Design IIR, start of the top module:
module IIR(clk, rst, Start, load, DIn, RAddr, data_done, WEN, Yn, WAddr, Finish);
==> flow/config.mk <==
export PLATFORM = sky130hd
export DESIGN_NAME = IIR
export DESIGN_NICKNAME = IIR
export VERILOG_FILES = /design/flow/design.v
export SDC_FILE = /design/flow/constraint.sdc
export NUM_CORES = 4
export LEC_CHECK = 0
export ABC_AREA = 1
export CAP_MARGIN = 20
export CORE_MARGIN = 2
export CORE_UTILIZATION = 72
export CTS_CLUSTER_DIAMETER = 53
export CTS_CLUSTER_SIZE = 49
export PLACE_DENSITY_LB_ADDON = 0.01
export SETUP_SLACK_MARGIN = 2.33
export SLEW_MARGIN = 20
==> flow/constraint.sdc <==
create_clock -name core_clock -period 8.8 [get_ports {clk}]
set_input_delay 1.7600 -clock core_clock [delete_from_list [all_inputs] [get_ports {clk}]]
set_output_delay 1.7600 -clock core_clock [all_outputs]
set_load 0.01 [all_outputs]
run.sh (not shown) runs the stock make flow with config.mk's settings and CLKGATE_MAP_FILE=.
The starting point died in 4_1_cts, error DPL-0038.
Next try:
Settings changed: CORE_UTILIZATION 72 to 40, CTS_CLUSTER_DIAMETER 53 to default, CTS_CLUSTER_SIZE 49 to default, PLACE_DENSITY_LB_ADDON 0.01 to default, SETUP_SLACK_MARGIN 2.33 to default, TNS_END_PERCENT from default to 85.
Clock period 8.8 ns to 16.0 ns, I/O delays scaled along.
After rerunning:
- With this change the flow ran to the end with no violations
- die area rose by 79%
- area after synthesis stays the same
- synthesized cell count does not change
Next try:
Settings changed: ABC_AREA 1 to default, CORE_UTILIZATION 40 to 27, TNS_END_PERCENT 85 to default.
Clock period 16.0 ns to 16.5 ns, I/O delays scaled along.
Outcome: Global-route usage falls by 7.1 points; wire length falls by 5.7%; clock-buffer cell count rises by 5; via count falls by 9.8%; final area falls by 1.4%; area after synthesis falls by 5.3%.
Next try:
Settings changed: ABC_AREA from default to 1, CORE_UTILIZATION 27 to 72, CTS_CLUSTER_SIZE from default to 16, PLACE_DENSITY from default to 0.38, SETUP_SLACK_MARGIN from default to 0.4.
Clock period 16.5 ns to 8.78 ns, I/O delays scaled along.
Now the flow failed in 4_1_cts.
Synthesized area is higher by 5.6%.
Die area is lower by 60%.
Synthesized cell count is higher by 26%.

========
## quartz
IIR again, from the RTL that the note above started with.
Settings: LEC_CHECK=0, CAP_MARGIN=15, CELL_PAD_IN_SITES_DETAIL_PLACEMENT=1, CELL_PAD_IN_SITES_GLOBAL_PLACEMENT=0, CORE_ASPECT_RATIO=1.4, CORE_MARGIN=5, CORE_UTILIZATION=61, GPL_TIMING_DRIVEN=0, MAX_ROUTING_LAYER=met5, PLACE_DENSITY_LB_ADDON=0.21, SETUP_SLACK_MARGIN=4.67, SLEW_MARGIN=5; clock period 21.7 ns.
In the summary table, quartz is marked failed, with error GRT-0116 raised in 5_1_grt.
diff inputs: quartz => nickel
Settings: PLACE_DENSITY: unset -> 0.64; CAP_MARGIN: 15 -> 20; SLEW_MARGIN: 5 -> 20; CELL_PAD_IN_SITES_DETAIL_PLACEMENT: 1 -> unset; CORE_ASPECT_RATIO: 1.4 -> 1.77; HOLD_SLACK_MARGIN: unset -> -0.08; MAX_ROUTING_LAYER: met5 -> met4; PLACE_DENSITY_LB_ADDON: 0.21 -> unset; GPL_TIMING_DRIVEN: 0 -> 1; SETUP_SLACK_MARGIN: 4.67 -> unset.
Results
Status: quartz FAILED at 5_1_grt (tool error)
Looking at the reports, nickel completed the entire flow and the layout it produced met the timing, DRC and antenna checks.
In the flow results for quartz and nickel, the floorplan core area is smaller on quartz.
Compared to quartz, nickel has placer's final routability congestion estimate 0.074 higher.
Relative to quartz, the placed instance count measured on nickel has decreased slightly.
Changes observed in nickel relative to quartz: total number of clock tree sinks held; chip area in the Yosys report essentially unchanged.
quartz and nickel ended up with nearly the same total cell area at the placement stage.
Modified inputs, harbor compared to nickel
Settings: TNS_END_PERCENT now 85, previously not set; SLEW_MARGIN now 40, was 20; PLACE_DENSITY_LB_ADDON now 0.21, previously not set; ABC_AREA now 1, previously not set; PLACE_DENSITY no longer set, was 0.64; CORE_ASPECT_RATIO now 1.4, was 1.77; MAX_ROUTING_LAYER now met5, was met4; CELL_PAD_IN_SITES_DETAIL_PLACEMENT now 1, previously not set; HOLD_SLACK_MARGIN no longer set, was -0.08; MIN_ROUTING_LAYER now met2, previously not set; CAP_MARGIN now 35, was 20; SETUP_SLACK_MARGIN now 4.67, previously not set.
Notes after the runs:
- For harbor, the flow was terminated by a tool error in 5_1_grt and produced no final design.
- Combined area of all synthesized cells up 0.0025 mm² in harbor wrt nickel
- Going from nickel to harbor, yosys stat chip area grew by a few percent.
- In harbor, the worst setup slack after placement came out 490 ps above the value in nickel.
- harbor vs nickel: die size up by a few percent
- Diff nickel -> harbor: XOR/XNOR share of the synthesized area decreased by 2.0 points relative to the old numbers; number of cell instances after yosys synthesis increased by about 26% relative to the old numbers.
Input changes introduced in willow (baseline for comparison: harbor):
Settings: clearing ABC_AREA, which used to be 1; clearing CORE_ASPECT_RATIO, which used to be 1.4; swapping 61 for 40 in CORE_UTILIZATION; swapping 40 for 20 in SLEW_MARGIN; swapping 5 for 2 in CORE_MARGIN; clearing PLACE_DENSITY_LB_ADDON, which used to be 0.21; clearing CELL_PAD_IN_SITES_DETAIL_PLACEMENT, which used to be 1; clearing GPL_TIMING_DRIVEN, which used to be 1; clearing MIN_ROUTING_LAYER, which used to be met2; clearing TNS_END_PERCENT, which used to be 85; clearing MAX_ROUTING_LAYER, which used to be met5; swapping 35 for 20 in CAP_MARGIN; clearing SETUP_SLACK_MARGIN, which used to be 4.67; clearing CELL_PAD_IN_SITES_GLOBAL_PLACEMENT, which used to be 0; swapping 21.7 for 16.0 in the clock period (ns, I/O delays scaled along).
[summary]
- Between willow and harbor, it is willow whose area fraction in and, or, nand and nor cells after synthesis is lower, by 7.4 points.
- Synthesized area of willow falls short of that of harbor by a few percent.
- For the area of the synthesized netlist per yosys stat, willow came in about 5% lower than harbor did.
- Of willow and harbor, harbor shows the higher cell area reported after detailed placement, with willow below it.
- Of willow and harbor, harbor shows the higher number of setup buffers added after CTS, with willow below it.
- willow reached the end of the flow, and the finished layout is clean on the timing, DRC and antenna checks.

========
Setup of build 74:
Starting RTL as in the previous note.
==> flow/config.mk <==
export PLATFORM = sky130hd
export DESIGN_NAME = IIR
export DESIGN_NICKNAME = IIR
export VERILOG_FILES = /design/flow/design.v
export SDC_FILE = /design/flow/constraint.sdc
export NUM_CORES = 4
export LEC_CHECK = 0
export ABC_AREA = 1
export CAP_MARGIN = 20
export CORE_MARGIN = 2
export CORE_UTILIZATION = 72
export CTS_CLUSTER_DIAMETER = 398
export CTS_CLUSTER_SIZE = 99
export PLACE_DENSITY = 0.38
export SETUP_SLACK_MARGIN = 2.1
export SLEW_MARGIN = 20
==> flow/constraint.sdc <==
create_clock -name core_clock -period 8.78 [get_ports {clk}]
set_input_delay 1.7560 -clock core_clock [delete_from_list [all_inputs] [get_ports {clk}]]
set_output_delay 1.7560 -clock core_clock [all_outputs]
set_load 0.01 [all_outputs]
Build 74 never completed; the flow aborted with a tool error in 4_1_cts.
> inputs changed (build 74 -> build 11)
-- flow/config.mk --
<<< build 74, line 10
export CORE_MARGIN = 2
export CORE_UTILIZATION = 72
export CTS_CLUSTER_DIAMETER = 398
export CTS_CLUSTER_SIZE = 99
export PLACE_DENSITY = 0.38
export SETUP_SLACK_MARGIN = 2.1
export SLEW_MARGIN = 20
>>> build 11, line 10
export CORE_MARGIN = 2
export CORE_UTILIZATION = 72
export CTS_CLUSTER_SIZE = 49
export PLACE_DENSITY_LB_ADDON = 0.01
export SETUP_SLACK_MARGIN = 1.6
export SLEW_MARGIN = 20
==> flow/constraint.sdc <==
create_clock -name core_clock -period 15.3 [get_ports {clk}]
set_input_delay 3.0600 -clock core_clock [delete_from_list [all_inputs] [get_ports {clk}]]
set_output_delay 3.0600 -clock core_clock [all_outputs]
set_load 0.01 [all_outputs]
--- outcome ---
- Build 11: flow completed, timing, DRC and antenna clean
- In the metrics for build 11 and build 74, the one carrying the higher cell area after placement is build 74.
- Delta (build 11 minus build 74): async set-reset flop share out of synthesis level, synthesized netlist cell count level.
> inputs changed (build 11 -> build 7)
-- flow/config.mk --
<<< build 11, line 10
export CORE_MARGIN = 2
export CORE_UTILIZATION = 72
export CTS_CLUSTER_SIZE = 49
export PLACE_DENSITY_LB_ADDON = 0.01
export SETUP_SLACK_MARGIN = 1.6
export SLEW_MARGIN = 20
>>> build 7, line 10
export CORE_MARGIN = 2
export CORE_UTILIZATION = 72
export CTS_CLUSTER_DIAMETER = 190
export MAX_ROUTING_LAYER = met4
export PLACE_DENSITY_LB_ADDON = 0.04
export SETUP_SLACK_MARGIN = 1.6
export SLEW_MARGIN = 20
==> flow/constraint.sdc <==
create_clock -name core_clock -period 16.0 [get_ports {clk}]
set_input_delay 3.2000 -clock core_clock [delete_from_list [all_inputs] [get_ports {clk}]]
set_output_delay 3.2000 -clock core_clock [all_outputs]
set_load 0.01 [all_outputs]
### Flow results
- Build 7 and build 11 all finish clean.
- In the tables for build 7 and build 11, area occupied by multi-input gates reads higher with build 11.
- Summary — wire length reported by the detailed router, build 7 relative to build 11: higher, by 0.64%.
- From build 11 to build 7 the numbers moved as follows: post-layout worst setup margin +0.46 ns, final standard cell area without fillers now smaller.
- Run comparison: build 11 worst setup path endpoint Yn[15]; build 7 worst setup path endpoint Yn[14]
Here is what was changed in the inputs of build 5 compared with build 7.
==> flow/config.mk <==
export PLATFORM = sky130hd
export DESIGN_NAME = IIR
export DESIGN_NICKNAME = IIR
export VERILOG_FILES = /design/flow/design.v
export SDC_FILE = /design/flow/constraint.sdc
export NUM_CORES = 4
export LEC_CHECK = 0
export CAP_MARGIN = 20
export CORE_MARGIN = 2
export CORE_UTILIZATION = 72
export MAX_ROUTING_LAYER = met4
export PLACE_DENSITY = 0.66
export SETUP_SLACK_MARGIN = 1.6
export SLEW_MARGIN = 20
### Flow results
- Out of build 5 and build 7, the only run to close with the timing, DRC and antenna checks passing was build 7.
- No crash in build 5: every stage finished, but the layout fails its final checks due to setup timing.
- When build 5 is measured against build 7, its first-pass GRT wire length turns out 7.6% lower.
- [compare] base=build 7 new=build 5: area fraction in full adders, half adders and majority gates grew by 2.1 points, number of logic gates went down about 14%, final period demand of the worst path has increased.
- The hold slack of build 5 falls short of that of build 7 by 0.0038 ns.
- Routed length on met3 was lower in the run labelled build 5.
- Area added between synthesis and finish ends up lower on build 5.
- Global routing usage on met3 sits lower in build 5 than in build 7.

========
IIR again, from the RTL that the note above started with.
export LEC_CHECK = 0
export ABC_AREA = 1
export CAP_MARGIN = 5
export CORE_MARGIN = 2
export CORE_UTILIZATION = 46
export CTS_CLUSTER_DIAMETER = 268
export GPL_TIMING_DRIVEN = 0
export HOLD_SLACK_MARGIN = 0.23
export MAX_ROUTING_LAYER = met4
export MIN_ROUTING_LAYER = met2
export PLACE_DENSITY_LB_ADDON = 0.03
export SETUP_SLACK_MARGIN = -1.12
export SLEW_MARGIN = 20
export TNS_END_PERCENT = 75
create_clock -name core_clock -period 16.0 [get_ports {clk}]
The first run reached the layout checks and failed them: negative setup slack.
Rerun with:
- ABC_AREA: 1 -> not set
- CAP_MARGIN: 5 -> 20
- CORE_UTILIZATION: 46 -> 71
- CTS_CLUSTER_DIAMETER: 268 -> not set
- CTS_CLUSTER_SIZE: not set -> 34
- GPL_TIMING_DRIVEN: 0 -> not set
- HOLD_SLACK_MARGIN: 0.23 -> not set
- MAX_ROUTING_LAYER: met4 -> not set
- MIN_ROUTING_LAYER: met2 -> not set
- PLACE_DENSITY_LB_ADDON: 0.03 -> not set
- SETUP_SLACK_MARGIN: -1.12 -> not set
- TNS_END_PERCENT: 75 -> not set
- clock period: 16.0 -> 14.2 ns (I/O delays scaled with it)
=>
- The new run completed, yet does not pass: negative setup slack
- die size is lower by 38%
- via count is lower by 28%
- final area is higher by 6.7%
- synthesized area is lower by 5.3%
- setup slack gets worse by 1400 ps
- routed wire length is lower by 9.9%
- first-iteration DRC count is lower by 61%
Rerun with:
- ABC_AREA: not set -> 1
- CORE_UTILIZATION: 71 -> 69
- CTS_CLUSTER_DIAMETER: not set -> 378
- CTS_CLUSTER_SIZE: 34 -> 95
- clock period: 14.2 -> 10.3 ns (I/O delays scaled with it)
This time the run died in 5_1_grt with GRT-0232.
Synthesized area rises by a few percent.
Die size rises by a little under a tenth.
Synthesized cell count rises by a quarter to a third.
Rerun with:
- CORE_UTILIZATION: 69 -> 72
- CTS_CLUSTER_DIAMETER: 378 -> not set
- CTS_CLUSTER_SIZE: 95 -> not set
- clock period: 10.3 -> 10.9 ns (I/O delays scaled with it)
Outcome: This time the run stopped in 4_1_cts on DPL-0038. Area after synthesis is unchanged. Synthesized cell count does not change. Die size decreases by 4.1%.
Rerun with:
- ABC_AREA: 1 -> not set
- CTS_CLUSTER_SIZE: not set -> 62
- SETUP_SLACK_MARGIN: not set -> 1.7
- clock period: 10.9 -> 6.02 ns (I/O delays scaled with it)
The changed run never finished: it broke off in 4_1_cts.
Area after synthesis falls by 5.3%.
Die area falls by 5.2%.
Synthesized cell count falls by 20%.
Rerun with:
- CAP_MARGIN: 20 -> 15
- CORE_UTILIZATION: 72 -> 70
- CTS_CLUSTER_SIZE: 62 -> 30
- SETUP_SLACK_MARGIN: 1.7 -> 1.71
Result: This time the run never finished: it broke off in 5_1_grt with GRT-0116; synthesized cell count stays the same; die size went up by 2.8%; area after synthesis is unchanged.

========
Starting RTL as in the previous note.
make LEC_CHECK=0 CAP_MARGIN=20 CELL_PAD_IN_SITES_GLOBAL_PLACEMENT=0 CORE_ASPECT_RATIO=0.5 CORE_MARGIN=5 CORE_UTILIZATION=72 GPL_TIMING_DRIVEN=1 HOLD_SLACK_MARGIN=-0.07 MAX_ROUTING_LAYER=met4 PLACE_DENSITY=0.64 SLEW_MARGIN=20 finish   # period 21.7 ns
==> next run, changes <==
==> flow/config.mk (replaced) <==
export PLATFORM = sky130hd
export DESIGN_NAME = IIR
export DESIGN_NICKNAME = IIR
export VERILOG_FILES = /design/flow/design.v
export SDC_FILE = /design/flow/constraint.sdc
export NUM_CORES = 4
export LEC_CHECK = 0
export CAP_MARGIN = 15
export CELL_PAD_IN_SITES_DETAIL_PLACEMENT = 1
export CELL_PAD_IN_SITES_GLOBAL_PLACEMENT = 0
export CORE_ASPECT_RATIO = 1.4
export CORE_MARGIN = 5
export CORE_UTILIZATION = 61
export GPL_TIMING_DRIVEN = 1
export MAX_ROUTING_LAYER = met5
export MIN_ROUTING_LAYER = met2
export PLACE_DENSITY_LB_ADDON = 0.21
export SETUP_SLACK_MARGIN = 4.67
export SLEW_MARGIN = 40
export TNS_END_PERCENT = 85
Outcome: Now the flow aborted during global routing on GRT-0116; synthesized cell count is unchanged; synthesized area is unchanged; die size is higher by 17%.
==> next run, changes <==
==> flow/config.mk (replaced) <==
export PLATFORM = sky130hd
export DESIGN_NAME = IIR
export DESIGN_NICKNAME = IIR
export VERILOG_FILES = /design/flow/design.v
export SDC_FILE = /design/flow/constraint.sdc
export NUM_CORES = 4
export LEC_CHECK = 0
export CAP_MARGIN = 20
export CELL_PAD_IN_SITES_GLOBAL_PLACEMENT = 0
export CORE_MARGIN = 5
export CORE_UTILIZATION = 61
export GPL_TIMING_DRIVEN = 1
export HOLD_SLACK_MARGIN = 0.15
export MAX_ROUTING_LAYER = met4
export PLACE_DENSITY = 0.64
export SLEW_MARGIN = 20
Result:
- Now the flow ran to the end with no violations
- area after synthesis is unchanged
- die size barely changes
- synthesized cell count is unchanged
==> next run, changes <==
--- a/flow/config.mk
+++ b/flow/config.mk
@@ -9,0 +10 @@
+export CORE_ASPECT_RATIO = 1.73
@@ -11,0 +13 @@
+export CTS_CLUSTER_SIZE = 11
After rerunning: Cell area stays flat; maximum frequency rose slightly; global-route usage climbs by 2.7 points; hold slack loses 0.011 ns; worst setup slack gets better by 0.13 ns; synthesized area is unchanged; critical path depth goes up by 5.
==> next run, changes <==
--- a/flow/config.mk
+++ b/flow/config.mk
@@ -8 +8,2 @@
-export CAP_MARGIN = 20
+export CAP_MARGIN = 15
+export CELL_PAD_IN_SITES_DETAIL_PLACEMENT = 1
@@ -10 +11 @@
-export CORE_ASPECT_RATIO = 1.73
+export CORE_ASPECT_RATIO = 1.92
@@ -13 +13,0 @@
-export CTS_CLUSTER_SIZE = 11
@@ -15 +14,0 @@
-export HOLD_SLACK_MARGIN = 0.15
@@ -17,2 +16,3 @@
-export PLACE_DENSITY = 0.64
-export SLEW_MARGIN = 20
+export PLACE_DENSITY_LB_ADDON = 0.21
+export SETUP_SLACK_MARGIN = 4.67
+export SLEW_MARGIN = 5
After rerunning: Now the flow aborted during global routing with GRT-0116. Synthesized cell count is unchanged. Area after synthesis does not change. Die size is about the same.
==> next run, changes <==
--- a/flow/config.mk
+++ b/flow/config.mk
@@ -8,2 +8 @@
-export CAP_MARGIN = 15
-export CELL_PAD_IN_SITES_DETAIL_PLACEMENT = 1
+export CAP_MARGIN = 20
@@ -11 +9,0 @@
-export CORE_ASPECT_RATIO = 1.92
@@ -13 +11 @@
-export CORE_UTILIZATION = 61
+export CORE_UTILIZATION = 34
@@ -16,3 +14,3 @@
-export PLACE_DENSITY_LB_ADDON = 0.21
-export SETUP_SLACK_MARGIN = 4.67
-export SLEW_MARGIN = 5
+export PLACE_DENSITY = 0.64
+export SETUP_SLACK_MARGIN = -2.0
+export SLEW_MARGIN = 20
After rerunning: The changed run passed the timing, DRC and antenna checks. Synthesized cell count is unchanged. Die area grows by 76%. Area after synthesis stays the same.
